v5:
Design Controller_FIR, start of the top module:
module Controller_FIR (
	input	[7:0] 	VPPG,             
	input 		  	Find_Setting,     
	input 		  	CLK,              
	input 		  	rst_n,            
	output 	[6:0] 	DC_Comp,          
	output 	[3:0] 	pga_Gain,         
	output 		  	LED_IR,           
	output 		  	LED_RED,          
	output  [19:0] 	Out_RED_Filtered, 
	output  [19:0] 	Out_IR_Filtered,  
	output  [3:0] 	LED_Drive         
);
	wire [7:0] IR_ADC_Value, RED_ADC_Value;
	wire 	   CLK_Filter;
	reg        CLK_Filter_q;    
	wire       Filter_En;       
	always @(posedge CLK or negedge rst_n) begin
		if (!rst_n) CLK_Filter_q <= 1'b0;
		else        CLK_Filter_q <= CLK_Filter;
	end
	assign Filter_En = CLK_Filter & ~CLK_Filter_q;
    Controller ct(  .Vppg(VPPG), 
                    .Find_Setting(Find_Setting), 
                    .CLK(CLK), 
                    .rst_n(rst_n), 
                    .DC_Comp(DC_Comp), 
                    .PGA_Gain(pga_Gain), 
                    .CLK_Filter(CLK_Filter), 
                    .LED_IR(LED_IR), 
                    .LED_RED(LED_RED),
                    .IR_ADC_Value(IR_ADC_Value), 
                    .RED_ADC_Value(RED_ADC_Value), 
  ...
Size: about 7,100 cells after synthesis, ~1,000 flip-flops, roughly 68 I/O pins, about 0.068 mm2 of cells after synthesis.
clock: 5.39 ns
lec_check: 0
cap_margin: 20
core_margin: 2
core_utilization: 54
cts_cluster_size: 60
hold_slack_margin: 0.3
slew_margin: 20
run.sh (not shown) runs the stock make flow with config.mk's settings and CLKGATE_MAP_FILE=.
STATUS run=v5 STAGES=ALL_DONE FINAL_CHECKS=FAILED CAUSE=negative setup slack
Setup changes, v5 to v12
diff --git a/flow/config.mk b/flow/config.mk
--- a/flow/config.mk
+++ b/flow/config.mk
@@ -9,5 +9,3 @@
 export CORE_MARGIN = 2
-export CORE_UTILIZATION = 54
-export CTS_CLUSTER_SIZE = 60
-export HOLD_SLACK_MARGIN = 0.3
+export CORE_UTILIZATION = 65
 export SLEW_MARGIN = 20
==> flow/constraint.sdc <==
create_clock -name core_clock -period 7.45 [get_ports {CLK}]
set_input_delay 1.4900 -clock core_clock [delete_from_list [all_inputs] [get_ports {CLK}]]
set_output_delay 1.4900 -clock core_clock [all_outputs]
set_load 0.01 [all_outputs]
[summary]
Every stage of the flow completed for v12, and the final layout passed the timing, design-rule and antenna checks. v12 vs v5: global-route wire length before repair down slightly. A timing endpoint of the critical path of ir.output_data[19] is what v12 shows, while ir.output_data[17] belongs to v5. Comparing v12 and v5, worst-margin pin slew is lower on v5. Against v5, v12 comes in 4.8 points higher on total routing usage reported by global routing. Compared to v5, the routing of v12 uses less wire. In the reports for v12 and v5, the smaller required time of the worst setup path belongs to v5. Count of TritonRoute iterations in the first routing pass came out exactly the same in v12 and v5.
The following lists how v18 was set up differently from v12:
diff --git a/flow/config.mk b/flow/config.mk
--- a/flow/config.mk
+++ b/flow/config.mk
@@ -9,3 +9,3 @@
 export CORE_MARGIN = 2
-export CORE_UTILIZATION = 65
+export CORE_UTILIZATION = 71
 export SLEW_MARGIN = 20
==> flow/constraint.sdc <==
create_clock -name core_clock -period 7.24 [get_ports {CLK}]
set_input_delay 1.4480 -clock core_clock [delete_from_list [all_inputs] [get_ports {CLK}]]
set_output_delay 1.4480 -clock core_clock [all_outputs]
set_load 0.01 [all_outputs]
--- outcome ---
v18 vs. v12: cell area decreased by 360 um2 relative to the old numbers, worst hold slack decreased by 0.0061 ns relative to the old numbers. v18: minimum clock period is 0.070 ns lower than what v12 reported.
The inputs of v57 differ from those of v18 as listed below.
diff --git a/flow/config.mk b/flow/config.mk
--- a/flow/config.mk
+++ b/flow/config.mk
@@ -9,3 +9,3 @@
 export CORE_MARGIN = 2
-export CORE_UTILIZATION = 71
+export CORE_UTILIZATION = 63
 export SLEW_MARGIN = 20
==> flow/constraint.sdc <==
create_clock -name core_clock -period 4.75 [get_ports {CLK}]
set_input_delay 0.9500 -clock core_clock [delete_from_list [all_inputs] [get_ports {CLK}]]
set_output_delay 0.9500 -clock core_clock [all_outputs]
set_load 0.01 [all_outputs]
### Flow results
In v57 the implementation ran to completion but is not tape-out ready, as the final checks report negative setup slack. Per the comparison of v57 with v18, maximum frequency from static timing analysis now larger, clock-buffer cell count now larger, routed via count divided by cell count now smaller. For the worst hold slack, v57 came in 0.059 ns lower than v18 did. Diff v18 -> v57: final standard cell utilization of the core decreased by 6.5 points relative to the old numbers; area growth from synthesis to final layout now sits higher.
Input-level comparison between v39 and v57:
diff --git a/flow/config.mk b/flow/config.mk
--- a/flow/config.mk
+++ b/flow/config.mk
@@ -9,3 +9,4 @@
 export CORE_MARGIN = 2
-export CORE_UTILIZATION = 63
+export CORE_UTILIZATION = 60
+export CTS_CLUSTER_SIZE = 60
 export SLEW_MARGIN = 20
==> flow/constraint.sdc <==
create_clock -name core_clock -period 5.39 [get_ports {CLK}]
set_input_delay 1.0780 -clock core_clock [delete_from_list [all_inputs] [get_ports {CLK}]]
set_output_delay 1.0780 -clock core_clock [all_outputs]
set_load 0.01 [all_outputs]
## What came out
No crash in v57: every stage finished, but the layout fails its final checks due to negative setup slack. The flow for v39 finished, though final verification flagged negative setup slack. Diff v39 and v57: share of the cycle needed by the critical path after routing lower in v39. v39 ended with less area growth from synthesis to layout than v57. Comparing row count for v39 and v57, the bigger number came from v39. Utilization after layout | v39 below v57.


== run 1 ==
Controller_FIR again, from the RTL that the note above started with.
export LEC_CHECK = 0
export CAP_MARGIN = 20
export CORE_MARGIN = 2
export CORE_UTILIZATION = 72
export CTS_CLUSTER_DIAMETER = 280
export CTS_CLUSTER_SIZE = 21
export SETUP_SLACK_MARGIN = 0.42
export SLEW_MARGIN = 20
create_clock -name core_clock -period 5.92 [get_ports {CLK}]
Although run 1 finished all stages, its layout failed final checks on setup timing.
### run 1 -> run 2
Settings: CTS_CLUSTER_SIZE no longer set, was 21; SETUP_SLACK_MARGIN no longer set, was 0.42; CTS_CLUSTER_DIAMETER no longer set, was 280; CORE_UTILIZATION now 16, was 72; the clock period (ns, I/O delays scaled along) now 12.7, was 5.92.
--- outcome ---
Of run 1 and run 2, the run reporting the lower total negative slack for setup checks was run 1. From run 2 to run 1, register share after synthesis did not move at all. Summary — total half-perimeter wirelength after legalization and detailed placement, run 2 relative to run 1: higher, by 3.4%. Area growth from synthesis to final layout on run 2 is up relative to run 1. Run 2 ran to completion and came out clean on the timing, design-rule and antenna checks. Run 2 vs run 1: sequential share of layout area down. Relative to run 1, the initial antenna violation count of run 2 is higher by 3.
--- input diff run 2..run 3 ---
Settings: an added CTS_CLUSTER_DIAMETER of 224; a change of CORE_UTILIZATION from 16 to 72; a change of the clock period (ns, I/O delays scaled along) from 12.7 to 5.94.
==> results <==
In run 3, the non-clock buffer count came out 80 above the value in run 2. Although run 3 finished all stages, its layout failed final checks on setup timing. As of run 3, total met3 wirelength after detailed routing had risen by more than 10% compared to run 2. Comparing the two runs side by side, run 3 comes out ahead of run 2 on global-route wire length before repair. In the tables for run 2 and run 3, area of the multi-input gates reads lower with run 2. Core util | run 3 vs run 2 | run 3 higher.
